Setup of build 59:
## adaptive_pe
module adaptive_pe #(
    parameter integer MAX_WIDTH = 64,
    parameter integer MAX_ACC_WIDTH = 20   
)(
    input  wire                         clk,
    input  wire                         reset,
    input  wire                         ce,
    input  wire                         accumulate,
    input  wire                         test_mode,
    input  wire [2:0]                   precision_mode,
    input  wire [MAX_WIDTH-1:0]         weight_in,
    input  wire [MAX_WIDTH-1:0]         activation_in,
    input  wire [MAX_WIDTH-1:0]         mask_in,
    output reg  [MAX_ACC_WIDTH-1:0]     accumulated_sum,
    output wire                         clock_gated,
    output wire                         computation_skipped,
    output wire [2:0]                   active_precision   
);
Size in the first run: about 4200 cells after synthesis, roughly 20 flip-flops, ~230 I/O pins.
clock: 4.22 ns
lec_check: 0
abc_area: 1
cap_margin: 20
core_aspect_ratio: 1.43
core_margin: 2
core_utilization: 72
cts_cluster_diameter: 230
cts_cluster_size: 99
setup_slack_margin: 0.61
slew_margin: 20
run.sh (not shown) runs the stock make flow with config.mk's settings and CLKGATE_MAP_FILE=.
Tool error GRT-0116 stopped build 59 during global routing; no final results.
Changes in build 85 relative to build 59:
Settings: SETUP_SLACK_MARGIN removed (was 0.61); CORE_ASPECT_RATIO removed (was 1.43); CTS_CLUSTER_SIZE changed from 99 to 41; ABC_AREA removed (was 1); CORE_UTILIZATION changed from 72 to 67; CTS_CLUSTER_DIAMETER removed (was 230); the clock period (ns, I/O delays scaled along) changed from 4.22 to 11.5.
### Flow results
- Per the comparison of build 85 with build 59, post-cts gate resize count fell 52%; full die area rose about 2.6%; mean instance size in the synthesized netlist rose about 14%; HPWL after detailed placement fell about 9%.
- Build 59 -> build 85: core outline area increased by a few percent
- Relative to build 59, post-synthesis share of cell area spent on full adders, half adders and majority gates has gone up in build 85.
- On sequential share of the synthesized area, build 59 and build 85 are basically level.
- From build 59 to build 85 the numbers moved as follows: cell area after synthesis fell by about 4.4%, post-synthesis xor/xnor area fraction rose by 0.93 points, distinct cell type count of the synthesized netlist rose by 15, number of standard cells after synthesis fell by about 17%.
- Status build 85: flow complete, layout not clean - negative setup slack
diff inputs: build 85 => build 13
Settings: CORE_UTILIZATION changed from 67 to 40; CTS_CLUSTER_SIZE removed (was 41); TNS_END_PERCENT newly set to 25; CTS_CLUSTER_DIAMETER newly set to 350; the clock period (ns, I/O delays scaled along) changed from 11.5 to 13.0.
## What came out
Status | build 13 and build 85 | clean except build 85
Build 13 against build 85: flip-flop and latch share of the layout cell area shows no meaningful change, met2 wire length shows an increase of 4.6%, post-route non-filler standard cell count shows no meaningful change, post-CTS resize count shows a reduction of 386, layout net count shows a reduction of about 8%.
Cmp build 13 and build 85 / area of combinational cells with multiple inputs / higher: build 85
Build 13 vs. build 85: part of the cycle the worst path needs has decreased; maximum fanout count along the critical path went up.
Edits applied to the flow inputs when going from build 13 to build 41:
Settings: MAX_ROUTING_LAYER newly set to met4; CTS_CLUSTER_SIZE newly set to 34; TNS_END_PERCENT removed (was 25); CTS_CLUSTER_DIAMETER removed (was 350); CORE_UTILIZATION changed from 40 to 72; the clock period (ns, I/O delays scaled along) changed from 13.0 to 11.2.
Results
global routing: build 41 exited with error
From build 13 to build 41 the numbers moved as follows: number of cells after detailed placement saw a decrease, die area saw a decrease, total number of clock tree sinks saw little to no change.
Looking at build 41 and build 13, the count of hold-fix buffers inserted at cts is a wash.
Edits applied to the flow inputs when going from build 41 to build 89:
Settings: clearing MAX_ROUTING_LAYER, which used to be met4; clearing CTS_CLUSTER_SIZE, which used to be 34; swapping 72 for 15 in CORE_UTILIZATION; swapping 11.2 for 13.3 in the clock period (ns, I/O delays scaled along).
==> results <==
Build 89 went all the way through synthesis, placement and routing and the layout is clean on timing, DRC and antenna.
Looking at core area across both flows, build 89 is the weaker of the two, with build 41 ahead.
I/O pin count: build 89 vs build 41 identical
Summary: with build 41 as the reference, final estimated routing congestion in global placement in build 89 moved down by more than 10%.
Compared with build 41, build 89 shows width of the chip that has gone up by more than 100%.
Build 89 vs. build 41: full die area now larger, standard cell area after detailed placement went down 0.45%, number of post-CTS setup repair buffers -72.
Per the comparison of build 89 with build 41, half-perimeter wire length after detailed placement moved up; floorplan-stage core utilization went down; post-synthesis adder-cell area fraction was more or less identical.
There was hardly any difference in number of standard cells after synthesis between build 41 and build 89.
Inputs modified between build 89 and build 10:
Settings: TNS_END_PERCENT newly set to 5; CORE_UTILIZATION changed from 15 to 72; CTS_CLUSTER_SIZE newly set to 41; PLACE_DENSITY_LB_ADDON newly set to 0.22; the clock period (ns, I/O delays scaled along) changed from 13.3 to 11.5.
[summary]
Build 10 terminated abnormally: global routing reported GRT-0116. Looking at initial core utilization, build 10 sits 58 points higher than build 89 does. Diff build 89 -> build 10: number of input and output port buffers inserted held steady, chip area estimate from yosys synthesis held steady, placement-stage worst setup slack shrank by 1.26 ns, area after detailed placement held steady, die height shrank by 54%. Relative to build 89, post-cts sizing count has increased by 453 in build 10. Synthesized area: build 10 vs build 89 identical. Build 10 vs. build 89: final estimated routing congestion in global placement picked up an extra 17%, area of the die lost about 80%.
